`config.mk`:
```
export PLATFORM = sky130hd
export DESIGN_NAME = alu
export DESIGN_NICKNAME = alu
export VERILOG_FILES = /design/flow/design.v
export SDC_FILE = /design/flow/constraint.sdc
export NUM_CORES = 4
export LEC_CHECK = 0
export CAP_MARGIN = 20
export CORE_MARGIN = 2
export CORE_UTILIZATION = 20
export SLEW_MARGIN = 20
```
`constraint.sdc`:
```
create_clock -name core_clock -period 5.76 [get_ports {FPUCLK}]
set_input_delay 1.1520 -clock core_clock [delete_from_list [all_inputs] [get_ports {FPUCLK}]]
set_output_delay 1.1520 -clock core_clock [all_outputs]
set_load 0.01 [all_outputs]
```
`design.v`:
```
module cla(
		input  [3:0] A, B,
		input  CIN,
		output COUT,
		output [3:0] S
	);
	wire [3:0] P, G; 
	assign P = A ^ B;
	assign G = A & B;
	wire [3:0] CARRY;
	assign CARRY[0] = G[0] | (P[0] & CIN);																															 
	assign CARRY[1] = G[1] | (P[1] & G[0]) | (P[1] & P[0] & CIN);																							 
	assign CARRY[2] = G[2] | (P[2] & G[1]) | (P[2] & P[1] & G[0]) | (P[2] & P[1] & P[0] & CIN);													 
	assign CARRY[3] = G[3] | (P[3] & G[2]) | (P[3] & P[2] & G[1]) | (P[3] & P[2] & P[1] & G[0]) | (P[3] & P[2] & P[1] & P[0] & CIN);  
	assign COUT  = CARRY[3];
	assign S = P ^ {CARRY[2:0], CIN};
endmodule 
module cla_add(
		input  [23:0] A,B,
		input   CIN,
		output [23:0] OUT,
		output  OF
	);
	wire COUT0, COUT1, COUT2, COUT3, COUT4,COUT5;
	cla claalu_0(.A(A[ 3: 0]), .B(B[ 3: 0]^{4{CIN}}), .CIN(CIN),   .COUT(COUT0), .S(OUT[3:0]));
	cla claalu_1(.A(A[ 7: 4]), .B(B[ 7: 4]^{4{CIN}}), .CIN(COUT0), .COUT(COUT1), .S(OUT[7:4]));
	cla claalu_2(.A(A[11: 8]), .B(B[11: 8]^{4{CIN}}), .CIN(COUT1), .COUT(COUT2), .S(OUT[11:8]));
	cla claalu_3(.A(A[15:12]), .B(B[15:12]^{4{CIN}}), .CIN(COUT2), .COUT(COUT3), .S(OUT[15:12]));
	cla claalu_4(.A(A[19:16]),	.B(B[19:16]^{4{CIN}}), .CIN(COUT3), .COUT(COUT4), .S(OUT[19:16]));
	cla claalu_5(.A(A[23:20]),	.B(B[23:20]^{4{CIN}}), .CIN(COUT4), .COUT(COUT5), .S(OUT[23:20]));
	assign OF = COUT5;
endmodule 
module twos_cla(
		input  [3:0] B,
		input  CIN, 
		output COUT,
		output [3:0] S
	);
	wire [3:0] CARRY;
	assign CARRY[0] = (B[0] & CIN);								 
	assign CARRY[1] = (B[1] & B[0] & CIN);						 
	assign CARRY[2] = (B[2] & B[1] & B[0] & CIN);			 
	assign CARRY[3] = (B[3] & B[2] & B[1] & B[0] & CIN);	 
	assign COUT  = CARRY[3];
	assign S = (B ^ {CARRY[2:0], CIN});
endmodule 
module twoscomp(
		input  [23:0] B,
		output [23:0] OUT
	);
	wire COUT0, COUT1, COUT2, COUT3, COUT4;
	twos_cla t0(.B(~B[ 3: 0]), .CIN(1'b1),   .COUT(COUT0), .S(OUT[3:0]));
	twos_cla t1(.B(~B[ 7: 4]), .CIN(COUT0),  .COUT(COUT1), .S(OUT[7:4]));
	twos_cla t2(.B(~B[11: 8]), .CIN(COUT1),  .COUT(COUT2), .S(OUT[11:8]));
	twos_cla t3(.B(~B[15:12]), .CIN(COUT2),  .COUT(COUT3), .S(OUT[15:12]));
	twos_cla t4(.B(~B[19:16]), .CIN(COUT3),  .COUT(COUT4), .S(OUT[19:16]));
	twos_cla t5(.B(~B[23:20]), .CIN(COUT4),  .COUT(),      .S(OUT[23:20]));
endmodule 
module shifter(
		input  [23:0] IN,
		input  [7:0]  BY,
		input  NEG,				 
		output reg [23:0] OUT
	);
	wire COUT_INT;
	wire [7:0] BY_COMPL;
	twos_cla t_shft0(
		.B(~BY[3:0]), 
		.CIN(1'b1),   
		.COUT(COUT_INT), 
		.S(BY_COMPL[3:0])
	);
	twos_cla t_shft1(
		.B(~BY[7:4]), 
		.CIN(COUT_INT),   
		.COUT(), 
		.S(BY_COMPL[7:4])
	);
	always@(*) begin
		if (NEG == 1'b0) begin	 
			OUT = IN >> BY;
		end else begin					 
			OUT = IN >> BY_COMPL;
		end
	end
endmodule 
module normal(
			input  [23:0] IN,
			input  INOF,
			output reg [22:0] OUT,
			output reg [7:0] COUNT,
			output reg ZEROFLAG
	);
	always@(*) begin
		if (INOF == 1'b1) begin
			OUT   <= IN[23:1];	COUNT <= 8'b1;	  ZEROFLAG <= 1'b0;
		end else begin
			casez (IN)			
				24'b1???????????????????????:
					begin
						OUT <= IN[22:0];	COUNT <= 8'd0;  ZEROFLAG <= 1'b0;
					end 
				24'b01??????????????????????:
					begin
						OUT <= {IN[21:0], 1'b0};  COUNT <= -8'd1;  ZEROFLAG <= 1'b0;
					end
				24'b001?????????????????????:
					begin
						OUT <= {IN[20:0], 2'b0};  COUNT <= -8'd2;  ZEROFLAG <= 1'b0;
					end 
				24'b0001????????????????????:
					begin
						OUT <= {IN[19:0], 3'b0};  COUNT <= -8'd3;  ZEROFLAG <= 1'b0;
					end 
				24'b00001???????????????????:
					begin
						OUT <= {IN[18:0], 4'b0};  COUNT <= -8'd4;  ZEROFLAG <= 1'b0;
					end 
				24'b000001??????????????????:
					begin
						OUT <= {IN[17:0], 5'b0};  COUNT <= -8'd5;  ZEROFLAG <= 1'b0;
					end 
				24'b0000001?????????????????:
					begin
						OUT <= {IN[16:0], 6'b0};  COUNT <= -8'd6;  ZEROFLAG <= 1'b0;
					end 
				24'b00000001????????????????:
					begin
						OUT <= {IN[15:0], 7'b0};  COUNT <= -8'd7;  ZEROFLAG <= 1'b0;
					end 
				24'b000000001???????????????:
					begin
						OUT <= {IN[14:0], 8'b0};  COUNT <= -8'd8;  ZEROFLAG <= 1'b0;
					end 
				24'b0000000001??????????????:
					begin
						OUT <= {IN[13:0], 9'b0};  COUNT <= -8'd9;  ZEROFLAG <= 1'b0;
					end 
				24'b00000000001?????????????:
					begin
						OUT <= {IN[12:0], 10'b0};  COUNT <= -8'd10;  ZEROFLAG <= 1'b0;
					end 
				24'b000000000001????????????:
					begin
						OUT <= {IN[11:0], 11'b0};  COUNT <= -8'd11;  ZEROFLAG <= 1'b0;
					end 
				24'b0000000000001???????????:
					begin
						OUT <= {IN[10:0], 12'b0};  COUNT <= -8'd12;  ZEROFLAG <= 1'b0;
					end 
				24'b00000000000001??????????:
					begin
						OUT <= {IN[9:0], 13'b0};  COUNT <= -8'd13;  ZEROFLAG <= 1'b0;
					end 
				24'b000000000000001?????????:
					begin
						OUT <= {IN[8:0], 14'b0};  COUNT <= -8'd14;  ZEROFLAG <= 1'b0;
					end 
				24'b0000000000000001????????:
					begin
						OUT <= {IN[7:0], 15'b0};  COUNT <= -8'd15;  ZEROFLAG <= 1'b0;
					end 
				24'b00000000000000001???????:
					begin
						OUT <= {IN[6:0], 16'b0};  COUNT <= -8'd16;  ZEROFLAG <= 1'b0;
					end 
				24'b000000000000000001??????:
					begin
						OUT <= {IN[5:0], 17'b0};  COUNT <= -8'd17;  ZEROFLAG <= 1'b0;
					end 
				24'b0000000000000000001?????:
					begin
						OUT <= {IN[4:0], 18'b0};  COUNT <= -8'd18;  ZEROFLAG <= 1'b0;
					end 
				24'b00000000000000000001????:
					begin
						OUT <= {IN[3:0], 19'b0};  COUNT <= -8'd19;  ZEROFLAG <= 1'b0;
					end 
				24'b000000000000000000001???:
					begin
						OUT <= {IN[2:0], 20'b0};  COUNT <= -8'd20;  ZEROFLAG <= 1'b0;
					end 
				24'b0000000000000000000001??:
					begin
						OUT <= {IN[1:0], 21'b0};  COUNT <= -8'd21;  ZEROFLAG <= 1'b0;
					end 
				24'b00000000000000000000001?:
					begin
						OUT <= {IN[0], 22'b0};  COUNT <= -8'd22;  ZEROFLAG <= 1'b0;
					end
				24'b000000000000000000000001:
					begin
						OUT <= {23'b0};  COUNT <= -8'd23;  ZEROFLAG <= 1'b0;
					end
				default:
					begin
						OUT <= {23'b0};  COUNT <= -8'd24;  ZEROFLAG <= 1'b1;
					end 
			endcase
		end
	end
endmodule 
module alu(
		input  FPUCLK,
		input  [31:0] A, B,
		input  [2:0]  CTRL,
		output reg [31:0] OUT
	);
	reg [23:0] APP0, APP1, BPP0, BPP1, RESM;	 
	reg [31:0] OUT0;
	reg ASIGN0, ASIGN1, BSIGN0, BSIGN1, SIGN, OF0;
	reg [2:0]  CTRL1, CTRL2, CTRL3;
	reg [7:0] EXPONENT;
	reg  EXPCIN;				 
	wire [7:0] EXPDIF_w;		 
	wire COUT_EX, COUT_EX1;
	reg [7:0]  EXPCARRY0, EXPCARRY1;						 
	reg  EXPZFLAG0, EXPZFLAG1, EXPZFLAG2;
	cla claexp_0(.A(A[26:23]), .B(B[26:23]^{4{EXPCIN}}), .CIN(EXPCIN),  .COUT(COUT_EX), .S(EXPDIF_w[3:0]));	
	cla claexp_1(.A(A[30:27]),	.B(B[30:27]^{4{EXPCIN}}), .CIN(COUT_EX), .COUT(COUT_EX1), .S(EXPDIF_w[7:4]));
	reg [7:0] EXPDIF0;
	reg EXPLT0;					 
	reg [7:0] AEXP0, BEXP0;		 
	reg [23:0] TBSHIFTED;
	wire [23:0] SHIFTOUT_w;
	shifter shift_0(.IN(TBSHIFTED), .BY(EXPDIF0), .NEG(EXPLT0), .OUT(SHIFTOUT_w));
	reg  [23:0] A_ALUIN, B_ALUIN;
	wire [23:0] ALUOUT;
	reg ALUCIN;
	wire OVERFLOW;
	cla_add cla_add0(
		.A(A_ALUIN),
		.B(B_ALUIN),
		.CIN(ALUCIN),
		.OUT(ALUOUT),
		.OF(OVERFLOW)
	);
	wire [23:0] TWOSOUT;
	twoscomp twosconv0(
		.B(ALUOUT),
		.OUT(TWOSOUT)
	);
	wire [22:0] NORMOUT;
	wire NORMFLAG, NORMZERO;
	wire [7:0] NORM_SHIFT;
	normal normalize0(
		.IN(RESM),
		.INOF(OF0),
		.OUT(NORMOUT),
		.COUNT(NORM_SHIFT),
		.ZEROFLAG(NORMZERO)
	);
	wire COUT_SRES;
	wire [7:0] EXPSRES;
	cla clasresexp_0(.A(EXPCARRY1[3:0]),	.B(NORM_SHIFT[3:0]), .CIN(1'b0),      .COUT(COUT_SRES), .S(EXPSRES[3:0]));
	cla clasresexp_1(.A(EXPCARRY1[7:4]),	.B(NORM_SHIFT[7:4]), .CIN(COUT_SRES), .COUT(),          .S(EXPSRES[7:4]));
	parameter ADD = 3'b000, SUB = 3'b001;
	always@(*) begin
		if (CTRL == ADD | CTRL == SUB) begin
			EXPCIN <= 1'b1;
		end else begin
			EXPCIN <= 1'b0;
		end
		if (CTRL1 == ADD | CTRL1 == SUB) begin			
			if (EXPLT0 == 1'b0) begin			 
				TBSHIFTED <= BPP0;
			end else begin								 
				TBSHIFTED <= APP0;		
			end
		end else begin
			TBSHIFTED <= 24'bX;
		end
		if (CTRL2 == ADD) begin		
			if (((ASIGN1 == 1'b0) & (BSIGN1 == 1'b0)) | ((ASIGN1 == 1'b1) & (BSIGN1 == 1'b1))) begin 	 
				A_ALUIN <= APP1;
				B_ALUIN <= BPP1;
				ALUCIN  <= 1'b0;
			end else if ((ASIGN1 == 1'b0) & (BSIGN1 == 1'b1)) begin
				A_ALUIN <= APP1;	 
				B_ALUIN <= BPP1;
				ALUCIN  <= 1'b1;
			end else if ((ASIGN1 == 1'b1) & (BSIGN1 == 1'b0)) begin
				A_ALUIN <= BPP1;	 
				B_ALUIN <= APP1;
				ALUCIN  <= 1'b1;				
			end else begin
				A_ALUIN <= 24'bX;
				B_ALUIN <= 24'bX;
				ALUCIN  <= 1'bX;
			end			
		end else if (CTRL2 == SUB) begin
			if (((ASIGN1 == 1'b0) & (BSIGN1 == 1'b1)) | ((ASIGN1 == 1'b1) & (BSIGN1 == 1'b0))) begin 	 
				A_ALUIN <= APP1;
				B_ALUIN <= BPP1;
				ALUCIN  <= 1'b0;				
			end else if ((ASIGN1 == 1'b0) & (BSIGN1 == 1'b0)) begin
				A_ALUIN <= APP1;	 
				B_ALUIN <= BPP1;
				ALUCIN  <= 1'b1;				
			end else if ((ASIGN1 == 1'b1) & (BSIGN1 == 1'b1)) begin
				A_ALUIN <= BPP1;	 
				B_ALUIN <= APP1;
				ALUCIN  <= 1'b1;
			end else begin
				A_ALUIN <= 24'bX;
				B_ALUIN <= 24'bX;
				ALUCIN  <= 1'bX;
			end	
		end else begin
			A_ALUIN <= 24'bX;
			B_ALUIN <= 24'bX;
			ALUCIN  <= 1'bX;
		end
		if ((CTRL3 == ADD)|(CTRL3 == SUB)) begin
			if ((EXPZFLAG2 == 1'b1) & (NORMZERO == 1'b1)) begin
				EXPONENT <= 8'b0;
			end else begin
				EXPONENT <= EXPSRES;
			end
		end else begin
			EXPONENT <= EXPSRES;			 
		end
	end
	always@(posedge FPUCLK) begin		
		if (CTRL == ADD | CTRL == SUB) begin
			APP0    <= {1'b1,A[22:0]};
			BPP0    <= {1'b1,B[22:0]};
			ASIGN0  <= A[31];
			BSIGN0  <= B[31];
			EXPDIF0 <= EXPDIF_w;
			EXPLT0  <= ~COUT_EX1;
			AEXP0   <= A[30:23];
			BEXP0   <= B[30:23];
			CTRL1	  <= CTRL;
			if (EXPDIF_w == 8'b0) begin
				EXPZFLAG0 <= 1'b1;
			end else begin
				EXPZFLAG0 <= 1'b0;
			end
		end
		if (CTRL1 == ADD | CTRL1 == SUB) begin
			EXPZFLAG1 <= EXPZFLAG0;
			CTRL2  <= CTRL1;					
			ASIGN1 <= ASIGN0;
			BSIGN1 <= BSIGN0;
			if (EXPLT0 == 1'b0) begin			 
				APP1      <= APP0;
				BPP1      <= SHIFTOUT_w;
				EXPCARRY0  <= AEXP0; 
			end else begin									 
				APP1  	 <= SHIFTOUT_w;
				BPP1      <= BPP0;
				EXPCARRY0  <= BEXP0;					
			end
		end
		if (CTRL2 == ADD) begin
			EXPZFLAG2 <= EXPZFLAG1;
			CTRL3 <= CTRL2;
			if (((ASIGN1 == 1'b0) & (BSIGN1 == 1'b0)) | ((ASIGN1 == 1'b1) & (BSIGN1 == 1'b1))) begin 	 
				RESM <= ALUOUT;
				OF0  <= OVERFLOW;
				EXPCARRY1 <= EXPCARRY0;
				SIGN <= ASIGN1;
			end else if ((ASIGN1 == 1'b0) & (BSIGN1 == 1'b1)) begin
				if (OVERFLOW == 1'b0) begin
					RESM <= TWOSOUT;
				end else begin
					RESM <= ALUOUT;
				end
				OF0 <= 1'b0;
				EXPCARRY1 <= EXPCARRY0;
				SIGN <= ~OVERFLOW;
			end else if ((ASIGN1 == 1'b1) & (BSIGN1 == 1'b0)) begin
				if (OVERFLOW == 1'b0) begin
					RESM <= TWOSOUT;
				end else begin
					RESM <= ALUOUT;
				end
				OF0 <= 1'b0;
				EXPCARRY1 <= EXPCARRY0;
				SIGN <= ~OVERFLOW;
			end
		end else if (CTRL2 == SUB) begin
			CTRL3 <= CTRL2;
			EXPZFLAG2 <= EXPZFLAG1;
			if (((ASIGN1 == 1'b0) & (BSIGN1 == 1'b1)) | ((ASIGN1 == 1'b1) & (BSIGN1 == 1'b0))) begin 	 
				RESM <= ALUOUT;
				OF0 <= OVERFLOW;
				EXPCARRY1 <= EXPCARRY0;
				SIGN <= ASIGN1;
			end else if ((ASIGN1 == 1'b0) & (BSIGN1 == 1'b0)) begin
				if (OVERFLOW == 1'b0) begin
					RESM <= TWOSOUT;
				end else begin
					RESM <= ALUOUT;
				end
				OF0 <= 1'b0;
				EXPCARRY1 <= EXPCARRY0;
				SIGN <= ~OVERFLOW;
			end else if ((ASIGN1 == 1'b1) & (BSIGN1 == 1'b1)) begin
				if (OVERFLOW == 1'b0) begin
					RESM <= TWOSOUT;
				end else begin
					RESM <= ALUOUT;
				end
				OF0 <= 1'b0;
				EXPCARRY1 <= EXPCARRY0;
				SIGN <= ~OVERFLOW;
			end
		end
		if ((CTRL3 == ADD)|(CTRL3 == SUB)) begin
			OUT <= {SIGN, EXPONENT, NORMOUT};
		end
	end
endmodule 
```
`run.sh`:
```
#!/bin/bash
# the make line also repeats each setting of config.mk as NAME=value (left out here)
make -C /OpenROAD-flow-scripts/flow DESIGN_CONFIG=/design/flow/config.mk WORK_HOME=/design/flow/orfs CLKGATE_MAP_FILE= finish
```
==> impl_metrics.json, run 1 <==
{
  "p_leak_nw": 6.020,
  "area_delta_synth_final_pct": 21.18,
  "cp_num_cells": 21,
  "hpwl_mm": 28.67,
  "via_per_inst": 4.788,
  "tns_ns": 0,
  "fin_crit_ns": 5.489,
  "yosys-stat-area_mm2": 0.01438,
  "ys_sh_xor": 0.03350,
  "flop_cell": "edfxtp_1",
  "critPathBufInv": 3,
  "cp-start-kind": "flip-flop",
  "finClkSkew_ns": 0.03601,
  "top_cells_by_count": "edfxtp_1 (208), nand2_1 (190), nor2_1 (123), a21oi_1 (107), clkbuf_1 (103)",
  "seq_power_share": 0.340,
  "critPathTopFamily": "AND-OR/OR-AND gates",
  "ys_async_sr_fraction": 0,
  "grt_pass1_wl_mm": 63.16,
  "avgRoutedWirePerCell_um": 15.94,
  "max_cap_viol_count": 0,
  "clkSinkCount": 208,
  "synth_flops": 208,
  "synthTopCellsByArea": "edfxtp_1 (43%), nand2_1 (5.0%), ha_1 (4.4%), a21oi_1 (3.7%), mux2_2 (3.5%)",
  "powerClk_w": 0.00156,
  "power_frac_comb": 0.443,
  "htree_num_levels": 1,
  "warnings": 29,
  "antenna_left": 0,
  "wirelength_mm": 39.48,
  "most_common_cell": "edfxtp_1",
  "antenna_found_initial": 1,
  "n_antenna_cell": 0,
  "hold_buffers": 0,
  "via_count": 11860,
  "syn_nets": 1588,
  "sw_frac_of_total": 0.3909,
  "drt_pass1_iterations": 9,
  "yosys.stat.seqShare": 0.4343,
  "r2r-end": "RESM[23]",
  "top_cell_area_share": 0.4343,
  "status": "timing/DRC/antenna clean",
  "clkTransAtPathRegs_ns": 0.06,
  "powerComb_w": 0.00319,
  "grt_use_total": 0.1032,
  "edf_count": 208,
  "cp_max_fo": 12,
  "hold_viol": 0,
  "end_kind": "flip-flop",
  "yosys_cells": 1461,
  "syn_avg_cell_area_um2": 9.843,
  "setup_viol": 0,
  "dp.cells": 2430,
  "fp.dieW_um": 272.2,
  "p_per_area_mw_per_mm2": 413.3,
  "rows": 98,
  "grt_start_max_net_pins": 63,
  "grt_pass1_vias": 11460,
  "critPathRequiredTime_ns": 6.03,
  "finalClockPeriodUsage": 0.9530,
  "clock.fmax_ghz": 0.1822,
  "critPathCapture": "RESM[23]",
  "slowest_stage": "or4_1",
  "synth_area_mm2": 0.01438,
  "clk_latency_ns": 0.56,
  "slew_viol_final": 0,
  "maxSlewHeadroom": 0.3324,
  "worst_pin_slew_ns": 1.001,
  "p_seq_w": 0.00245,
  "logic_family": "AND-OR/OR-AND gates",
  "synth.cellmix.compoundShare": 0.1991,
  "clockPowerShare": 0.216,
  "synthCells": 1461,
  "clk_path_buf_depth": 3,
  "grt_overflow": 0,
  "critical_path_class": "reg -> reg",
  "max_stage_delay_ns": 0.50,
  "drc_errors": 0,
  "drt-initial-drc-count": 1156,
  "stdcell_count": 2477,
  "peakVddDrop_v": 0.0001998,
  "synthMuxAreaShare": 0.07125,
  "critPathArrivalTime_ns": 5.76,
  "yosysUniqueCellTypes": 87,
  "gp_congestion": 0.8954,
  "crit_chain": "inv_1 > ha_1 > buf_4 > nor3_1 > a31oi_2 > buf_12 > mux2_2 > ha_1 > and3_1 > a221oi_2 > a21oi_2 > o31ai_4 > nand2_1 > a21o_1 > a21o_1 > fa_1 > xor2_1 > nor2_1 > o2111ai_2 > and2_0 > or4_1",
  "hold_depth": 0,
  "p_switching_w": 0.002816,
  "power.group.top": "combinational cells",
  "r2r_cells": 21,
  "fin_nets": 1639,
  "portBuffers": 99,
  "yosys_warnings": 3,
  "reg2reg_slack_ns": 0.27,
  "coreArea_mm2": 0.07136,
  "chip_area_mm2": 0.07407,
  "cts_tree": "done",
  "hp-start": "BSIGN0",
  "io_pins": 100,
  "floorplan.core_util": 0.2015,
  "fp.dieH_um": 272.2,
  "yosysTopAreaCell": "edfxtp_1",
  "regToRegStartpoint": "BSIGN1",
  "whs_endpoint": "BSIGN1",
  "synth-simple-area-share": 0.1637,
  "cts_root_buf": "clkbuf_16",
  "power.internal_w": 0.004387,
  "hold_class": "reg -> reg",
  "cts_buffers": 24,
  "ys_sh_adder": 0.05551,
  "startpoint": "BSIGN1"
}
final cells by class:
type                       instances  area [µm²]
fill                            7606       53940
multi-input combinational       1099        7675
sequential                       208        6246
timing repair buffer             146        1385
tap                              950        1189
clock buffer                      26       608.1
clock inverter                    15       200.2
inverter                          33       123.9
repair_timing:
action                     in CTS  in global routing
pin swaps                       0                  6
gates resized                   4                 18
gates cloned                    0                  1
buffers inserted                0                  5
setup endpoints to repair       1                  4
routing by layer:
| metal | track usage | vias up | part of all wire |
|---|---|---|---|
| li1 | - | 5631 | - |
| met1 | 0.1422 | 5726 | 0.46 |
| met2 | 0.1666 | 436 | 0.46 |
| met3 | 0.01798 | 65 | 0.056 |
| met4 | 0.02704 | 2 | 0.023 |
| met5 | 0 | - | 0.00033 |
metrics by stage:
stage / area, µm² / power [W] / util / setup WS (ns) / hold slack, ns
2_1_floorplan: 14400 / 0.004639 / - / 0.03608 / 0.4003
3_3_place_gp: 16450 / 0.005473 / 0.2305 / 0.05657 / 0.4078
3_5_place_dp: 16450 / 0.005543 / 0.2305 / -0.1217 / 0.4045
4_1_cts: 17280 / 0.007143 / 0.2421 / 0.02451 / 0.4236
5_1_grt: 17430 / 0.007699 / 0.2442 / -0.01305 / 0.4307
6_report: 17430 / 0.007203 / 0.2442 / 0.2709 / 0.4212
==> run 2, diff against run 1 <==
Settings changed: ABC_AREA from default to 1, CORE_UTILIZATION 20 to 62, CTS_CLUSTER_DIAMETER from default to 335.
Clock period 5.76 ns to 0.936 ns, I/O delays scaled along.
==> impl_metrics.json, run 2 <==
{
  "syn_avg_cell_area_um2": 8.037,
  "fp.dieH_um": 157.5,
  "cts_root_buf": "clkbuf_16",
  "yosys_warnings": 3,
  "firstError": "[ERROR GRT-0116] Global routing finished with congestion. Check the congestion regions in the DRC Viewer.",
  "logic_family": "simple AND/OR/NAND/NOR gates",
  "clk_path_buf_depth": 3,
  "yosys-stat-area_mm2": 0.01460,
  "ys_sh_xor": 0.02630,
  "yosys_cells": 1817,
  "htree_num_levels": 1,
  "top_cells_by_count": "nand2_1 (384), o21ai_0 (228), edfxtp_1 (208), inv_1 (196), nor2_1 (135)",
  "yosys.stat.seqShare": 0.4277,
  "floorplan.core_util": 0.6277,
  "clkSinkCount": 208,
  "hpwl_mm": 37.29,
  "flop_cell": "edfxtp_1",
  "chip_area_mm2": 0.02480,
  "yosysUniqueCellTypes": 53,
  "edf_count": 208,
  "grt_overflow": 306,
  "cts_buffers": 23,
  "coreArea_mm2": 0.02326,
  "yosysTopAreaCell": "edfxtp_1",
  "io_pins": 100,
  "gp_congestion": 1.079,
  "rows": 56,
  "portBuffers": 99,
  "grt_use_total": 0.8436,
  "synthCells": 1817,
  "top_cell_area_share": 0.4277,
  "ys_sh_adder": 0.05467,
  "synthTopCellsByArea": "edfxtp_1 (43%), nand2_1 (9.9%), o21ai_0 (7.8%), inv_1 (5.0%), ha_1 (4.4%)",
  "ys_async_sr_fraction": 0,
  "synthMuxAreaShare": 0.005484,
  "fp.dieW_um": 157.5,
  "synth.cellmix.compoundShare": 0.1936,
  "status": "did not finish",
  "syn_nets": 1944,
  "synth_area_mm2": 0.01460,
  "synth_flops": 208,
  "haltStage": "5_1_grt",
  "synth-simple-area-share": 0.2078,
  "most_common_cell": "nand2_1"
}
## run 2: through the flow
step	instances	area (µm²)	total power [W]	setup slack [ns]
detailed placement	2551	19330	0.03911	-3.322
floorplan	1817	15420	0.02771	-3.189
CTS	2675	22500	0.05458	-3.333
global placement	2551	19330	0.03796	-3.145
## run 2: what timing repair did
action / in CTS
hold buffers: 2
pin swaps: 163
setup buffers: 94
gates resized: 487
gates cloned: 5
endpoints found under the setup margin: 356
endpoints found under the hold margin: 2
## run 2: per-layer routing
layer,overflow,global-route usage
met1,2,0.8213
met2,161,0.9927
met3,11,0.7101
met4,132,0.9009
met5,0,0.3437
==> run 3, diff against run 2 <==
Settings changed: CELL_PAD_IN_SITES_DETAIL_PLACEMENT from default to 0, CELL_PAD_IN_SITES_GLOBAL_PLACEMENT from default to 0, CORE_UTILIZATION 62 to 72, CTS_CLUSTER_DIAMETER 335 to 28, CTS_CLUSTER_SIZE from default to 41, GPL_ROUTABILITY_DRIVEN from default to 1, GPL_TIMING_DRIVEN from default to 1, MIN_ROUTING_LAYER from default to met1, PLACE_DENSITY from default to 0.78, SETUP_SLACK_MARGIN from default to 1.29, SLEW_MARGIN 20 to 10.
Clock period 0.936 ns to 4.83 ns, I/O delays scaled along.
==> impl_metrics.json, run 3 <==
{
  "coreArea_mm2": 0.02004,
  "synthMuxAreaShare": 0.005484,
  "dp.cells": 2122,
  "hold_buffers": 0,
  "grt_overflow": 572,
  "syn_avg_cell_area_um2": 8.037,
  "ys_sh_adder": 0.05467,
  "io_pins": 100,
  "logic_family": "simple AND/OR/NAND/NOR gates",
  "fp.dieH_um": 146.4,
  "most_common_cell": "nand2_1",
  "syn_nets": 1944,
  "flop_cell": "edfxtp_1",
  "yosysUniqueCellTypes": 53,
  "edf_count": 208,
  "ys_sh_xor": 0.02630,
  "fp.dieW_um": 146.4,
  "synth-simple-area-share": 0.2078,
  "yosys-stat-area_mm2": 0.01460,
  "gp_congestion": 1.056,
  "grt_use_total": 0.8659,
  "yosys.stat.seqShare": 0.4277,
  "firstError": "[ERROR GRT-0116] Global routing finished with congestion. Check the congestion regions in the DRC Viewer.",
  "synthTopCellsByArea": "edfxtp_1 (43%), nand2_1 (9.9%), o21ai_0 (7.8%), inv_1 (5.0%), ha_1 (4.4%)",
  "synth.cellmix.compoundShare": 0.1936,
  "status": "did not finish",
  "haltStage": "5_1_grt",
  "synthCells": 1817,
  "cts_buffers": 41,
  "hpwl_mm": 31.41,
  "yosysTopAreaCell": "edfxtp_1",
  "floorplan.core_util": 0.7287,
  "clk_path_buf_depth": 3,
  "cts_root_buf": "clkbuf_16",
  "top_cells_by_count": "nand2_1 (384), o21ai_0 (228), edfxtp_1 (208), inv_1 (196), nor2_1 (135)",
  "top_cell_area_share": 0.4277,
  "htree_num_levels": 2,
  "yosys_warnings": 3,
  "yosys_cells": 1817,
  "ys_async_sr_fraction": 0,
  "synth_area_mm2": 0.01460,
  "clkSinkCount": 208,
  "rows": 52,
  "portBuffers": 99,
  "synth_flops": 208,
  "chip_area_mm2": 0.02144
}
==> run 3: layer usage <==
metal	GRT overflow	global-route usage
met1	9	0.8215
met2	369	1.049
met3	24	0.7322
met4	165	0.9024
met5	5	0.3818
==> run 3: per-stage QoR <==
stage	worst slack (ns)	area, µm²	power, W
after detailed placement	0.1681	15900	0.006147
after floorplan	0.7051	14750	0.005129
after CTS	0.4008	19160	0.01022
after global placement	0.3906	15900	0.005965
==> run 3: timing repair <==
item	in CTS
resized	214
cloned	7
buffers inserted	134
pin swaps	65
setup endpoints to repair	69
==> run 4, diff against run 3 <==
Settings changed: CAP_MARGIN 20 to 0, CELL_PAD_IN_SITES_DETAIL_PLACEMENT 0 to default, CELL_PAD_IN_SITES_GLOBAL_PLACEMENT 0 to default, CTS_CLUSTER_DIAMETER 28 to 338, CTS_CLUSTER_SIZE 41 to 10, GPL_ROUTABILITY_DRIVEN 1 to default, GPL_TIMING_DRIVEN 1 to default, MIN_ROUTING_LAYER met1 to default, PLACE_DENSITY 0.78 to default, SETUP_SLACK_MARGIN 1.29 to default, SLEW_MARGIN 10 to 20, TNS_END_PERCENT from default to 10.
Clock period 4.83 ns to 3.53 ns, I/O delays scaled along.
==> impl_metrics.json, run 4 <==
{
  "synthCells": 1817,
  "clk_path_buf_depth": 3,
  "synth_area_mm2": 0.01460,
  "top_cell_area_share": 0.4277,
  "flop_cell": "edfxtp_1",
  "clkSinkCount": 208,
  "yosysUniqueCellTypes": 53,
  "status": "did not finish",
  "logic_family": "simple AND/OR/NAND/NOR gates",
  "placed_cell_area_mm2": 0.01724,
  "syn_avg_cell_area_um2": 8.037,
  "fp.dieH_um": 146.4,
  "ys_async_sr_fraction": 0,
  "grt_use_total": 0.8664,
  "synthTopCellsByArea": "edfxtp_1 (43%), nand2_1 (9.9%), o21ai_0 (7.8%), inv_1 (5.0%), ha_1 (4.4%)",
  "ys_sh_xor": 0.02630,
  "grt_overflow": 422,
  "io_pins": 100,
  "synthMuxAreaShare": 0.005484,
  "firstError": "[ERROR GRT-0232] Routing congestion too high. Check the congestion heatmap in the GUI.",
  "cts_buffers": 24,
  "chip_area_mm2": 0.02144,
  "ys_sh_adder": 0.05467,
  "htree_num_levels": 1,
  "top_cells_by_count": "nand2_1 (384), o21ai_0 (228), edfxtp_1 (208), inv_1 (196), nor2_1 (135)",
  "fp.dieW_um": 146.4,
  "haltStage": "5_1_grt",
  "edf_count": 208,
  "syn_nets": 1944,
  "yosys_warnings": 3,
  "portBuffers": 99,
  "gp_congestion": 1.098,
  "dp.cells": 2297,
  "yosys_cells": 1817,
  "floorplan.core_util": 0.7287,
  "coreArea_mm2": 0.02004,
  "yosys-stat-area_mm2": 0.01460,
  "most_common_cell": "nand2_1",
  "synth_flops": 208,
  "synth.cellmix.compoundShare": 0.1936,
  "yosysTopAreaCell": "edfxtp_1",
  "cts_root_buf": "clkbuf_16",
  "yosys.stat.seqShare": 0.4277,
  "rows": 52,
  "synth-simple-area-share": 0.2078,
  "hpwl_mm": 36.56
}
-- run 4: repair_timing --
action                                  4_1_cts
cloned                                        3
endpoints found under the setup margin       29
pin swaps                                    37
setup buffers                                12
resized                                      42
hold buffers                                  0
-- run 4: per-stage QoR --
step | worst slack (ns) | utilization
global placement | -0.5210 | 0.8603
CTS | -0.8349 | 0.9070
detailed placement | -0.8311 | 0.8603
floorplan | -0.5987 | -
-- run 4: routing by layer --
metal  track usage  overflow
met2         1.024       264
met1        0.8305         2
met4        0.9383       147
met5        0.3045         1
met3        0.7416         8
==> run 5, diff against run 4 <==
Settings changed: ABC_AREA 1 to default, CAP_MARGIN 0 to 20, CORE_UTILIZATION 72 to 66, CTS_CLUSTER_DIAMETER 338 to default, CTS_CLUSTER_SIZE 10 to default, SETUP_SLACK_MARGIN from default to 0.88, TNS_END_PERCENT 10 to default.
Clock period 3.53 ns to 3.87 ns, I/O delays scaled along.
==> impl_metrics.json, run 5 <==
{
  "status": "did not finish",
  "haltStage": "5_1_grt",
  "synth_area_mm2": 0.01438,
  "coreArea_mm2": 0.02162,
  "top_cell_area_share": 0.4343,
  "synth-simple-area-share": 0.1637,
  "most_common_cell": "edfxtp_1",
  "yosys_cells": 1461,
  "placed_cell_area_mm2": 0.01728,
  "fp.dieH_um": 151.6,
  "syn_avg_cell_area_um2": 9.843,
  "cts_buffers": 22,
  "io_pins": 100,
  "portBuffers": 99,
  "edf_count": 208,
  "syn_nets": 1588,
  "yosysUniqueCellTypes": 87,
  "yosysTopAreaCell": "edfxtp_1",
  "ys_async_sr_fraction": 0,
  "synth.cellmix.compoundShare": 0.1991,
  "flop_cell": "edfxtp_1",
  "chip_area_mm2": 0.02299,
  "yosys.stat.seqShare": 0.4343,
  "yosys-stat-area_mm2": 0.01438,
  "cts_root_buf": "clkbuf_16",
  "synth_flops": 208,
  "top_cells_by_count": "edfxtp_1 (208), nand2_1 (190), nor2_1 (123), a21oi_1 (107), clkbuf_1 (103)",
  "ys_sh_xor": 0.03350,
  "clk_path_buf_depth": 3,
  "clkSinkCount": 208,
  "rows": 54,
  "logic_family": "AND-OR/OR-AND gates",
  "floorplan.core_util": 0.6652,
  "hpwl_mm": 29.76,
  "ys_sh_adder": 0.05551,
  "synthTopCellsByArea": "edfxtp_1 (43%), nand2_1 (5.0%), ha_1 (4.4%), a21oi_1 (3.7%), mux2_2 (3.5%)",
  "gp_congestion": 0.9716,
  "htree_num_levels": 1,
  "synthMuxAreaShare": 0.07125,
  "synthCells": 1461,
  "yosys_warnings": 3,
  "fp.dieW_um": 151.6
}
==> run 5: what timing repair did <==
item                                    4_1_cts
pin swaps                                    85
buffers inserted                             46
gates cloned                                  3
resized                                     141
endpoints found under the setup margin       79
hold buffers                                  0
==> run 5: through the flow <==
step	worst slack [ns]	cells	total power, W
after floorplan	-1.033	1461	0.007253
after detailed placement	-1.219	1925	0.009459
after global placement	-1.054	1925	0.009196
after CTS	-0.9272	2013	0.01208
==> run 6, diff against run 5 <==
Settings changed: ABC_AREA from default to 1, CORE_UTILIZATION 66 to 71, CTS_CLUSTER_DIAMETER from default to 232, CTS_CLUSTER_SIZE from default to 18, SETUP_SLACK_MARGIN 0.88 to default.
Clock period 3.87 ns to 4.46 ns, I/O delays scaled along.
==> impl_metrics.json, run 6 <==
{
  "status": "complete, but fails checks",
  "so_faults": "setup timing",
  "rsz0062_at_grt": "true",
  "cp_num_cells": 28,
  "grt_use_total": 0.4141,
  "yosys_warnings": 3,
  "chip_area_mm2": 0.02173,
  "htree_num_levels": 1,
  "p_seq_w": 0.00292,
  "hold_buffers": 0,
  "sw_frac_of_total": 0.4447,
  "ys_sh_xor": 0.02630,
  "grt_start_max_net_pins": 70,
  "yosysTopAreaCell": "edfxtp_1",
  "p_switching_w": 0.003908,
  "reg2reg_slack_ns": -0.25,
  "drt-initial-drc-count": 2639,
  "r2r-end": "RESM[21]",
  "p_leak_nw": 6.989,
  "hold_viol": 0,
  "worst_pin_slew_ns": 1.077,
  "avgRoutedWirePerCell_um": 22.31,
  "yosys-stat-area_mm2": 0.01460,
  "clkTransAtPathRegs_ns": 0.08,
  "r2r_cells": 28,
  "wirelength_mm": 49.06,
  "powerComb_w": 0.00457,
  "edf_count": 208,
  "cts_root_buf": "clkbuf_16",
  "ys_async_sr_fraction": 0,
  "via_count": 15240,
  "fp.dieH_um": 147.4,
  "power_frac_comb": 0.520,
  "clk_path_buf_depth": 3,
  "floorplan.core_util": 0.7217,
  "gp_congestion": 1.061,
  "synth_flops": 208,
  "coreArea_mm2": 0.02023,
  "fin_nets": 2056,
  "grt_pass1_vias": 13600,
  "grt_pass1_wl_mm": 71.44,
  "max_cap_viol_count": 0,
  "syn_nets": 1944,
  "maxSlewHeadroom": 0.2801,
  "ys_sh_adder": 0.05467,
  "fp.dieW_um": 147.4,
  "cts_tree": "done",
  "finalClockPeriodUsage": 1.057,
  "whs_endpoint": "EXPCARRY1[4]",
  "critPathArrivalTime_ns": 4.96,
  "critPathBufInv": 4,
  "critPathCapture": "RESM[21]",
  "io_pins": 100,
  "hold_class": "reg -> reg",
  "synth-simple-area-share": 0.2078,
  "synthTopCellsByArea": "edfxtp_1 (43%), nand2_1 (9.9%), o21ai_0 (7.8%), inv_1 (5.0%), ha_1 (4.4%)",
  "syn_avg_cell_area_um2": 8.037,
  "critPathRequiredTime_ns": 4.70,
  "yosys.stat.seqShare": 0.4277,
  "yosysUniqueCellTypes": 53,
  "slew_viol_final": 0,
  "fin_ws_ns": -0.2533,
  "flop_cell": "edfxtp_1",
  "via_per_inst": 6.929,
  "end_kind": "flip-flop",
  "area_delta_synth_final_pct": 17.04,
  "path_common_cell": "nand2_1",
  "most_common_cell": "nand2_1",
  "portBuffers": 99,
  "antenna_left": 0,
  "n_antenna_cell": 0,
  "regToRegStartpoint": "BSIGN1",
  "yosys_cells": 1817,
  "seq_power_share": 0.332,
  "clk_latency_ns": 0.51,
  "peakVddDrop_v": 0.0004218,
  "final_area_mm2": 0.01709,
  "power.group.top": "combinational cells",
  "drc_errors": 0,
  "cp-start-kind": "flip-flop",
  "critPathTopFamily": "simple AND/OR/NAND/NOR gates",
  "power.internal_w": 0.004880,
  "logic_family": "simple AND/OR/NAND/NOR gates",
  "max_stage_delay_ns": 0.39,
  "rows": 52,
  "hold_depth": 0,
  "drt_pass1_iterations": 12,
  "finClkSkew_ns": 0.02507,
  "cp_max_fo": 7,
  "fin_crit_ns": 4.713,
  "top_cells_by_count": "nand2_1 (384), o21ai_0 (228), edfxtp_1 (208), inv_1 (196), nor2_1 (135)",
  "setup_viol": 10,
  "antenna_found_initial": 0,
  "synthCells": 1817,
  "synth_area_mm2": 0.01460,
  "startpoint": "BSIGN1",
  "clockPowerShare": 0.148,
  "fin_util": 0.8447,
  "slowest_stage": "fa_2",
  "synth.cellmix.compoundShare": 0.1936,
  "grt_overflow": 0,
  "top_cell_area_share": 0.4277,
  "finalPower_w": 0.008789,
  "hp-start": "EXPCARRY0[4]",
  "hold_slack_ns": 0.4242,
  "hpwl_mm": 32.26,
  "clkSinkCount": 208,
  "powerClk_w": 0.00130,
  "clock.fmax_ghz": 0.2122,
  "p_per_area_mw_per_mm2": 514.2,
  "synthMuxAreaShare": 0.005484,
  "critical_path_class": "reg -> reg",
  "warnings": 33,
  "placed_cell_area_mm2": 0.01612,
  "cts_buffers": 15
}
==> run 6: area by class of cell <==
cell class,count,area (µm²)
clock buffer,15,375.4
inverter,215,815.8
timing repair buffer,196,1832
tap,270,337.8
multi-input combinational,1293,7467
fill,1097,3143
sequential,208,6246
clock inverter,2,17.52
==> run 6: timing repair <==
item                       4_1_cts  5_1_grt
pin swaps                        5       50
resized                          5       98
setup buffers                    3       20
setup endpoints to repair        6       22
gates cloned                     0        3
==> run 6: per-stage QoR <==
stage | TNS [ns] | setup slack, ns | instances
4_1_cts | 0 | 0.004814 | 2176
3_5_place_dp | -0.2214 | -0.08577 | 2156
2_1_floorplan | 0 | 0.005287 | 1817
5_1_grt | -4.750 | -0.4631 | 2199
6_report | -1.508 | -0.2533 | 2199
3_3_place_gp | 0 | 0.05489 | 2156
==> run 6: metal layers <==
layer / GRT usage / vias up / routed length (µm)
met5: 0 / - / 0
met4: 0.1957 / 0 / 3523
met3: 0.08210 / 385 / 6381
met2: 0.6979 / 1505 / 22770
met1: 0.5177 / 6810 / 16390
li1: - / 6537 / -
==> run 7, diff against run 6 <==
Settings changed: ABC_AREA 1 to default, CELL_PAD_IN_SITES_DETAIL_PLACEMENT from default to 0, CORE_ASPECT_RATIO from default to 1.12, CORE_UTILIZATION 71 to 16, CTS_CLUSTER_DIAMETER 232 to default, CTS_CLUSTER_SIZE 18 to default, GPL_TIMING_DRIVEN from default to 0, HOLD_SLACK_MARGIN from default to 0.16, MIN_ROUTING_LAYER from default to met2, PLACE_DENSITY_LB_ADDON from default to 0.19, SETUP_SLACK_MARGIN from default to 0.57, SLEW_MARGIN 20 to 25.
Clock period 4.46 ns to 5.5 ns, I/O delays scaled along.
==> impl_metrics.json, run 7 <==
{
  "status": "timing/DRC/antenna clean",
  "cts_tree": "done",
  "drc_errors": 0,
  "clk_latency_ns": 0.58,
  "drt-initial-drc-count": 3285,
  "fp.dieH_um": 321.3,
  "critPathRequiredTime_ns": 5.80,
  "portBuffers": 99,
  "slowest_stage": "or4_4",
  "maxSlewHeadroom": 0.3022,
  "grt_start_max_net_pins": 28,
  "powerComb_w": 0.00473,
  "clock.fmax_ghz": 0.1881,
  "cp_max_fo": 10,
  "fin_util": 0.2152,
  "power.group.top": "combinational cells",
  "sw_frac_of_total": 0.4243,
  "most_common_cell": "edfxtp_1",
  "hold_viol": 0,
  "r2r_cells": 23,
  "area_delta_synth_final_pct": 33.57,
  "clkTransAtPathRegs_ns": 0.06,
  "synthCells": 1461,
  "ys_sh_adder": 0.05551,
  "syn_nets": 1588,
  "critPathArrivalTime_ns": 5.62,
  "edf_count": 208,
  "setup_viol": 0,
  "cts_buffers": 28,
  "ys_sh_xor": 0.03350,
  "clkSinkCount": 208,
  "yosys_cells": 1461,
  "finalPower_w": 0.008727,
  "chip_area_mm2": 0.09230,
  "grt_use_total": 0.1795,
  "n_antenna_cell": 0,
  "stdcell_count": 2863,
  "critPathBufInv": 10,
  "power.internal_w": 0.005025,
  "finClkSkew_ns": 0.01861,
  "rsz0062_at_grt": "true",
  "fp.dieW_um": 287.3,
  "tns_ns": 0,
  "top_cell_area_share": 0.4343,
  "wirelength_mm": 56.26,
  "synthTopCellsByArea": "edfxtp_1 (43%), nand2_1 (5.0%), ha_1 (4.4%), a21oi_1 (3.7%), mux2_2 (3.5%)",
  "worst_pin_slew_ns": 1.036,
  "critPathTopFamily": "buffers and inverters",
  "grt_pass1_wl_mm": 83.48,
  "antenna_found_initial": 0,
  "via_count": 17430,
  "rows": 116,
  "drt_pass1_iterations": 7,
  "floorplan.core_util": 0.1611,
  "logic_family": "AND-OR/OR-AND gates",
  "placed_cell_area_mm2": 0.01736,
  "crit_chain": "inv_2 > ha_4 > buf_8 > mux2_4 > clkbuf_2 > o31ai_2 > ha_4 > and3_4 > buf_6 > a221oi_4 > o21ai_4 > buf_12 > o31ai_4 > nand2_2 > buf_4 > buf_4 > buf_4 > buf_4 > buf_4 > nor4_2 > o2111ai_4 > and2_4 > or4_4",
  "power_frac_comb": 0.542,
  "ys_async_sr_fraction": 0,
  "top_cells_by_count": "edfxtp_1 (208), nand2_1 (190), nor2_1 (123), a21oi_1 (107), clkbuf_1 (103)",
  "synthMuxAreaShare": 0.07125,
  "yosysUniqueCellTypes": 87,
  "peakVddDrop_v": 0.0002042,
  "yosys-stat-area_mm2": 0.01438,
  "syn_avg_cell_area_um2": 9.843,
  "yosys_warnings": 3,
  "clockPowerShare": 0.194,
  "io_pins": 100,
  "p_switching_w": 0.003703,
  "yosysTopAreaCell": "edfxtp_1",
  "gp_congestion": 0.9508,
  "reg2reg_slack_ns": 0.18,
  "htree_num_levels": 1,
  "grt_overflow": 0,
  "powerClk_w": 0.00170,
  "p_seq_w": 0.00230,
  "fillers": 9725,
  "path_common_cell": "buf_4",
  "warnings": 32,
  "regToRegStartpoint": "BSIGN1",
  "cp_num_cells": 23,
  "flop_cell": "edfxtp_1",
  "end_kind": "flip-flop",
  "hold_depth": 0,
  "synth_area_mm2": 0.01438,
  "clk_path_buf_depth": 3,
  "cts_root_buf": "clkbuf_16",
  "max_stage_delay_ns": 0.42,
  "hp-start": "EXPZFLAG1",
  "max_cap_viol_count": 0,
  "fin_crit_ns": 5.317,
  "critPathCapture": "RESM[23]",
  "whs_endpoint": "EXPZFLAG2",
  "via_per_inst": 6.088,
  "hold_class": "reg -> reg",
  "synth-simple-area-share": 0.1637,
  "finalClockPeriodUsage": 0.9667,
  "slew_viol_final": 0,
  "p_per_area_mw_per_mm2": 454.3,
  "fin_nets": 1793,
  "coreArea_mm2": 0.08926,
  "yosys.stat.seqShare": 0.4343,
  "hpwl_mm": 42.11,
  "synth.cellmix.compoundShare": 0.1991,
  "seq_power_share": 0.264,
  "hold_buffers": 0,
  "dp.cells": 2749,
  "cp-start-kind": "flip-flop",
  "antenna_left": 0,
  "p_leak_nw": 6.551,
  "r2r-end": "RESM[23]",
  "grt_pass1_vias": 19530,
  "avgRoutedWirePerCell_um": 19.65,
  "synth_flops": 208,
  "critical_path_class": "reg -> reg",
  "final_area_mm2": 0.01921,
  "startpoint": "BSIGN1"
}
## run 7: repair_timing
| item | 4_1_cts | 5_1_grt |
|---|---|---|
| gates resized | 38 | 89 |
| setup buffers | 39 | 28 |
| hold endpoints to repair | 0 | 0 |
| pin swaps | 30 | 31 |
| endpoints found under the setup margin | 22 | 26 |
## run 7: layer usage
layer,vias up,wire [µm],track usage
li1,5915,-,-
met1,5950,0,-
met2,5099,30370,0.2295
met3,465,21750,0.2234
met4,2,4104,0.03495
met5,-,33,0.01702
## run 7: through the flow
step / hold WS [ns] / setup WS (ns)
after floorplan: 0.4003 / 0.4895
after global placement: 0.4109 / -0.8243
after detailed placement: 0.4045 / -0.3324
after CTS: 0.4253 / 0.1571
after global routing: 0.4322 / -0.02821
final: 0.4218 / 0.1829
## run 7: cell type report
type,count,area (µm²),area share
multi-input cells,1099,8223,0.4281
flip-flops and latches,208,6246,0.3252
inverters,33,123.9,0.006449
well taps,1180,1476,0.07686
repair buffers,175,1715,0.08930
clock buffers,32,715.7,0.03726
plain buffers,121,586.8,0.03055
clock inverters,15,121.4,0.006318
==> run 8, diff against run 7 <==
Settings changed: ABC_AREA from default to 1, CELL_PAD_IN_SITES_GLOBAL_PLACEMENT from default to 0, CORE_ASPECT_RATIO 1.12 to default, CORE_UTILIZATION 16 to 72, CTS_CLUSTER_DIAMETER from default to 314, CTS_CLUSTER_SIZE from default to 17, GPL_ROUTABILITY_DRIVEN from default to 1, GPL_TIMING_DRIVEN 0 to 1, HOLD_SLACK_MARGIN 0.16 to -0.1, MIN_ROUTING_LAYER met2 to met1, PLACE_DENSITY from default to 0.78, PLACE_DENSITY_LB_ADDON 0.19 to default, SETUP_SLACK_MARGIN 0.57 to default, SLEW_MARGIN 25 to 40.
Clock period 5.5 ns to 4.37 ns, I/O delays scaled along.
==> impl_metrics.json, run 8 <==
{
  "max_stage_delay_ns": 0.46,
  "synth_flops": 208,
  "ys_sh_xor": 0.02630,
  "warnings": 32,
  "area_delta_synth_final_pct": 19.96,
  "cts_root_buf": "clkbuf_16",
  "grt_pass1_wl_mm": 76.16,
  "portBuffers": 99,
  "logic_family": "simple AND/OR/NAND/NOR gates",
  "synth.cellmix.compoundShare": 0.1936,
  "hold_class": "reg -> reg",
  "critical_path_class": "reg -> reg",
  "fin_nets": 2092,
  "drt_pass1_iterations": 12,
  "hold_depth": 0,
  "grt_start_max_net_pins": 86,
  "htree_num_levels": 1,
  "drc_errors": 0,
  "clkSinkCount": 208,
  "grt_use_total": 0.4486,
  "yosys_cells": 1817,
  "ys_async_sr_fraction": 0,
  "hold_buffers": 0,
  "clock.fmax_ghz": 0.2123,
  "top_cells_by_count": "nand2_1 (384), o21ai_0 (228), edfxtp_1 (208), inv_1 (196), nor2_1 (135)",
  "p_leak_nw": 7.188,
  "n_antenna_cell": 0,
  "power_frac_comb": 0.538,
  "top_cell_area_share": 0.4277,
  "seq_power_share": 0.311,
  "p_per_area_mw_per_mm2": 553.8,
  "clk_path_buf_depth": 3,
  "cp-start-kind": "flip-flop",
  "via_count": 16160,
  "critPathArrivalTime_ns": 4.95,
  "floorplan.core_util": 0.7287,
  "so_faults": "setup timing",
  "end_kind": "flip-flop",
  "grt_pass1_vias": 14460,
  "coreArea_mm2": 0.02004,
  "synthTopCellsByArea": "edfxtp_1 (43%), nand2_1 (9.9%), o21ai_0 (7.8%), inv_1 (5.0%), ha_1 (4.4%)",
  "critPathTopFamily": "simple AND/OR/NAND/NOR gates",
  "critPathCapture": "RESM[16]",
  "antenna_left": 0,
  "gp_congestion": 1.082,
  "ys_sh_adder": 0.05467,
  "syn_nets": 1944,
  "fin_crit_ns": 4.710,
  "hpwl_mm": 33.23,
  "power.internal_w": 0.005298,
  "syn_avg_cell_area_um2": 8.037,
  "clk_latency_ns": 0.52,
  "wirelength_mm": 54.85,
  "yosys-stat-area_mm2": 0.01460,
  "p_switching_w": 0.004403,
  "edf_count": 208,
  "hp-start": "EXPCARRY0[4]",
  "regToRegStartpoint": "CTRL2[1]",
  "most_common_cell": "nand2_1",
  "setup_viol": 14,
  "startpoint": "CTRL2[1]",
  "sw_frac_of_total": 0.4539,
  "fin_ws_ns": -0.3403,
  "r2r_cells": 27,
  "final_area_mm2": 0.01752,
  "p_seq_w": 0.00302,
  "fp.dieH_um": 146.4,
  "fin_util": 0.8742,
  "yosysUniqueCellTypes": 53,
  "clockPowerShare": 0.151,
  "clkTransAtPathRegs_ns": 0.09,
  "avgRoutedWirePerCell_um": 24.54,
  "cts_tree": "done",
  "power.group.top": "combinational cells",
  "pre_cts_ws_ns": -0.3107,
  "placed_cell_area_mm2": 0.01625,
  "synth-simple-area-share": 0.2078,
  "r2r-end": "RESM[16]",
  "synthMuxAreaShare": 0.005484,
  "flop_cell": "edfxtp_1",
  "cts_buffers": 16,
  "critPathRequiredTime_ns": 4.61,
  "worst_pin_slew_ns": 0.8441,
  "cp_max_fo": 8,
  "whs_endpoint": "EXPCARRY1[4]",
  "status": "complete, but fails checks",
  "slew_viol_final": 0,
  "yosys.stat.seqShare": 0.4277,
  "hold_viol": 0,
  "yosysTopAreaCell": "edfxtp_1",
  "rsz0062_at_grt": "true",
  "path_common_cell": "nand3_4",
  "chip_area_mm2": 0.02144,
  "via_per_inst": 7.230,
  "reg2reg_slack_ns": -0.34,
  "max_cap_viol_count": 0,
  "yosys_warnings": 3,
  "io_pins": 100,
  "peakVddDrop_v": 0.0004094,
  "tns_ns": -3.340,
  "slowest_stage": "edfxtp_1",
  "finClkSkew_ns": 0.02855,
  "cp_num_cells": 27,
  "grt_overflow": 0,
  "critPathBufInv": 6,
  "drt-initial-drc-count": 3467,
  "synth_area_mm2": 0.01460,
  "powerComb_w": 0.00522,
  "fp.dieW_um": 146.4,
  "rows": 52,
  "synthCells": 1817,
  "finalClockPeriodUsage": 1.078,
  "maxSlewHeadroom": 0.4227,
  "antenna_found_initial": 0,
  "finalPower_w": 0.009701,
  "powerClk_w": 0.00147
}
[run 8: layout make-up]
class                           count  area (µm²)
Clock buffer                       17       425.4
Clock inverter                      1       16.27
Fill cell                         956        2521
Inverter                          215       817.0
Multi-Input combinational cell   1294        7597
Sequential cell                   208        6246
Tap cell                          270       337.8
Timing Repair Buffer              230        2078
[run 8: metrics by stage]
step / hold WS [ns] / instances
5_1_grt: 0.4364 / 2235
2_1_floorplan: 0.4003 / 1817
3_5_place_dp: 0.4071 / 2171
3_3_place_gp: 0.4009 / 2168
6_report: 0.4316 / 2235
4_1_cts: 0.4233 / 2212
[run 8: timing repair]
item / in CTS / in global routing
pin swaps: 23 / 57
resized: 18 / 111
setup buffers: 23 / 24
gates cloned: 0 / 3
setup endpoints to repair: 11 / 17
endpoints found under the hold margin: 0 / 0
[run 8: metal layers]
layer,track usage,part of all wire
met1,0.5378,0.31
met2,0.7375,0.44
met3,0.1131,0.15
met4,0.2655,0.10
met5,0,0
==> run 9, diff against run 8 <==
Settings changed: ABC_AREA 1 to default, CAP_MARGIN 20 to 25, CELL_PAD_IN_SITES_DETAIL_PLACEMENT 0 to 2, CELL_PAD_IN_SITES_GLOBAL_PLACEMENT 0 to 1, CORE_ASPECT_RATIO from default to 0.91, CORE_MARGIN 2 to 10, CORE_UTILIZATION 72 to 42, CTS_CLUSTER_DIAMETER 314 to 137, CTS_CLUSTER_SIZE 17 to default, HOLD_SLACK_MARGIN -0.1 to 0.05, MAX_ROUTING_LAYER from default to met4, MIN_ROUTING_LAYER met1 to met2, PLACE_DENSITY 0.78 to default, SETUP_SLACK_MARGIN from default to 0.66, SLEW_MARGIN 40 to 10.
Clock period 4.37 ns to 4.39 ns, I/O delays scaled along.
==> impl_metrics.json, run 9 <==
{
  "flop_cell": "edfxtp_1",
  "cts_buffers": 24,
  "rows": 64,
  "synth_flops": 208,
  "edf_count": 208,
  "hpwl_mm": 44.08,
  "cts_root_buf": "clkbuf_16",
  "synthMuxAreaShare": 0.07125,
  "status": "did not finish",
  "yosys_warnings": 3,
  "logic_family": "AND-OR/OR-AND gates",
  "ys_sh_adder": 0.05551,
  "synthTopCellsByArea": "edfxtp_1 (43%), nand2_1 (5.0%), ha_1 (4.4%), a21oi_1 (3.7%), mux2_2 (3.5%)",
  "synth.cellmix.compoundShare": 0.1991,
  "syn_avg_cell_area_um2": 9.843,
  "top_cell_area_share": 0.4343,
  "synth_area_mm2": 0.01438,
  "most_common_cell": "edfxtp_1",
  "firstError": "[ERROR DPL-0033] detailed placement checks failed during check placement.",
  "syn_nets": 1588,
  "fp.dieW_um": 214.0,
  "yosysUniqueCellTypes": 87,
  "clkSinkCount": 208,
  "clk_path_buf_depth": 3,
  "yosysTopAreaCell": "edfxtp_1",
  "gp_congestion": 0.9475,
  "haltStage": "5_1_grt",
  "ys_async_sr_fraction": 0,
  "top_cells_by_count": "edfxtp_1 (208), nand2_1 (190), nor2_1 (123), a21oi_1 (107), clkbuf_1 (103)",
  "synthCells": 1461,
  "synth-simple-area-share": 0.1637,
  "placed_cell_area_mm2": 0.01740,
  "yosys_cells": 1461,
  "ys_sh_xor": 0.03350,
  "floorplan.core_util": 0.4266,
  "io_pins": 100,
  "portBuffers": 99,
  "yosys.stat.seqShare": 0.4343,
  "fp.dieH_um": 196.5,
  "coreArea_mm2": 0.03371,
  "htree_num_levels": 1,
  "yosys-stat-area_mm2": 0.01438,
  "chip_area_mm2": 0.04205,
  "dp.cells": 2094
}
==> run 9: repair_timing <==
action | CTS
setup buffers | 51
cloned | 0
hold buffers | 0
gates resized | 126
pin swaps | 56
setup endpoints to repair | 34
==> run 9: metrics by stage <==
step / setup slack, ns / hold WS, ns
4_1_cts: -0.7776 / 0.4311
3_3_place_gp: -0.6356 / 0.4031
2_1_floorplan: -0.5126 / 0.4003
3_5_place_dp: -1.148 / 0.4173
==> run 10, diff against run 9 <==
Settings changed: CAP_MARGIN 25 to 15, CELL_PAD_IN_SITES_DETAIL_PLACEMENT 2 to default, CELL_PAD_IN_SITES_GLOBAL_PLACEMENT 1 to default, CORE_ASPECT_RATIO 0.91 to default, CORE_MARGIN 10 to 2, CORE_UTILIZATION 42 to 25, CTS_CLUSTER_DIAMETER 137 to default, GPL_ROUTABILITY_DRIVEN 1 to default, GPL_TIMING_DRIVEN 1 to default, HOLD_SLACK_MARGIN 0.05 to default, MAX_ROUTING_LAYER met4 to default, MIN_ROUTING_LAYER met2 to default, PLACE_DENSITY from default to 0.78, SETUP_SLACK_MARGIN 0.66 to 0.9, SLEW_MARGIN 10 to 20.
Clock period 4.39 ns to 5.61 ns, I/O delays scaled along.
==> impl_metrics.json, run 10 <==
{
  "status": "timing/DRC/antenna clean",
  "cp-start-kind": "flip-flop",
  "seqCellArea_mm2": 0.006246,
  "fp.dieW_um": 243.8,
  "tns_ns": 0,
  "syn_avg_cell_area_um2": 9.843,
  "slowest_stage": "fa_2",
  "floorplan.core_util": 0.2541,
  "wirelength_mm": 40.52,
  "avgRoutedWirePerCell_um": 17.19,
  "hp-start": "SIGN",
  "r2r_cells": 22,
  "yosysTopAreaCell": "edfxtp_1",
  "critPathTopFamily": "AND-OR/OR-AND gates",
  "clock.fmax_ghz": 0.1981,
  "critPathBufInv": 3,
  "hold_buffers": 0,
  "synthCells": 1461,
  "powerComb_w": 0.00397,
  "hpwl_mm": 27.28,
  "yosys-stat-area_mm2": 0.01438,
  "crit_chain": "nor3_4 > buf_6 > xor2_4 > nand2b_4 > buf_8 > nor2_4 > a21oi_2 > o31ai_4 > ha_4 > and3_4 > a221oi_4 > o21ai_4 > o31ai_4 > nand2_4 > a21o_1 > a21o_1 > fa_2 > nor2_1 > o2111ai_2 > buf_4 > a2111oi_0 > or4_1",
  "grt_overflow": 0,
  "hold_class": "reg -> reg",
  "edf_count": 208,
  "power_frac_comb": 0.505,
  "yosysUniqueCellTypes": 87,
  "regToRegStartpoint": "CTRL2[2]",
  "hold_depth": 0,
  "chip_area_mm2": 0.05946,
  "synthTopCellsByArea": "edfxtp_1 (43%), nand2_1 (5.0%), ha_1 (4.4%), a21oi_1 (3.7%), mux2_2 (3.5%)",
  "ys_async_sr_fraction": 0,
  "via_count": 12390,
  "finClkSkew_ns": 0.02459,
  "power.group.top": "combinational cells",
  "yosys_warnings": 3,
  "rsz0062_at_grt": "true",
  "htree_num_levels": 1,
  "rows": 87,
  "warnings": 32,
  "startpoint": "CTRL2[2]",
  "ys_sh_adder": 0.05551,
  "clockPowerShare": 0.188,
  "cts_buffers": 24,
  "synth_area_mm2": 0.01438,
  "antenna_found_initial": 0,
  "coreArea_mm2": 0.05660,
  "clkSinkCount": 208,
  "p_per_area_mw_per_mm2": 430.8,
  "yosys.stat.seqShare": 0.4343,
  "flop_cell": "edfxtp_1",
  "logic_family": "AND-OR/OR-AND gates",
  "fin_util": 0.3218,
  "synth.cellmix.compoundShare": 0.1991,
  "fillers": 5657,
  "top_cell_area_share": 0.4343,
  "fin_crit_ns": 5.048,
  "gp_congestion": 0.9484,
  "end_kind": "flip-flop",
  "hold_viol": 0,
  "setup_viol": 0,
  "critical_path_class": "reg -> reg",
  "antenna_left": 0,
  "ys_sh_xor": 0.03350,
  "powerClk_w": 0.00148,
  "combGateArea_mm2": 0.008169,
  "io_pins": 100,
  "reg2reg_slack_ns": 0.56,
  "finalClockPeriodUsage": 0.8998,
  "critPathCapture": "RESM[23]",
  "clk_latency_ns": 0.55,
  "grt_pass1_wl_mm": 63.74,
  "synth_flops": 208,
  "top_cells_by_count": "edfxtp_1 (208), nand2_1 (190), nor2_1 (123), a21oi_1 (107), clkbuf_1 (103)",
  "n_antenna_cell": 0,
  "grt_start_max_net_pins": 50,
  "cp_num_cells": 22,
  "drt_pass1_iterations": 8,
  "most_common_cell": "edfxtp_1",
  "synthMuxAreaShare": 0.07125,
  "p_leak_nw": 6.415,
  "yosys_cells": 1461,
  "grt_use_total": 0.1278,
  "max_cap_viol_count": 0,
  "p_seq_w": 0.00240,
  "peakVddDrop_v": 0.0002450,
  "sw_frac_of_total": 0.4019,
  "clkTransAtPathRegs_ns": 0.06,
  "power.internal_w": 0.004693,
  "clk_path_buf_depth": 3,
  "max_stage_delay_ns": 0.53,
  "worst_pin_slew_ns": 1.033,
  "slew_viol_final": 0,
  "critPathArrivalTime_ns": 5.32,
  "critPathRequiredTime_ns": 5.88,
  "grt_pass1_vias": 11910,
  "via_per_inst": 5.258,
  "whs_endpoint": "OUT[31]",
  "fin_nets": 1711,
  "p_switching_w": 0.003153,
  "synth-simple-area-share": 0.1637,
  "drt-initial-drc-count": 1621,
  "drc_errors": 0,
  "area_delta_synth_final_pct": 26.67,
  "r2r-end": "RESM[23]",
  "cp_max_fo": 7,
  "cts_root_buf": "clkbuf_16",
  "syn_nets": 1588,
  "seq_power_share": 0.306,
  "fp.dieH_um": 243.8,
  "portBuffers": 99,
  "cts_tree": "done",
  "maxSlewHeadroom": 0.3093
}
==> run 10: through the flow <==
stage	hold WS, ns	area [µm²]	setup WS (ns)	total power, W	cells
floorplan	0.4003	14700	0.6374	0.004890	1461
global placement	0.4083	16400	0.3461	0.005652	2232
detailed placement	0.4153	16400	0.1173	0.005761	2232
CTS	0.4285	17770	0.7289	0.007548	2327
global route	0.4322	18220	0.3971	0.008333	2357
finish	0.4225	18220	0.5622	0.007847	2357
==> run 10: area by class of cell <==
class / instances / area share
Inverter: 33 / 0.006800
Timing Repair Buffer: 217 / 0.1090
Multi-Input combinational cell: 1100 / 0.4485
Sequential cell: 208 / 0.3429
Clock buffer: 26 / 0.03338
Clock inverter: 17 / 0.007555
Tap cell: 756 / 0.05193
==> run 10: timing repair <==
item	in CTS	in global routing
buffers inserted	50	30
cloned	2	0
setup endpoints to repair	19	15
resized	42	48
pin swaps	31	28
==> run 10: routing by layer <==
metal,wire length [µm],up-vias,track usage
met4,1093,0,0.03479
met5,0,-,0
met1,17010,5917,0.1683
li1,-,5777,-
met3,3167,92,0.02192
met2,19250,607,0.2155
No activity file was given, so power comes from the tool's default toggle rates.
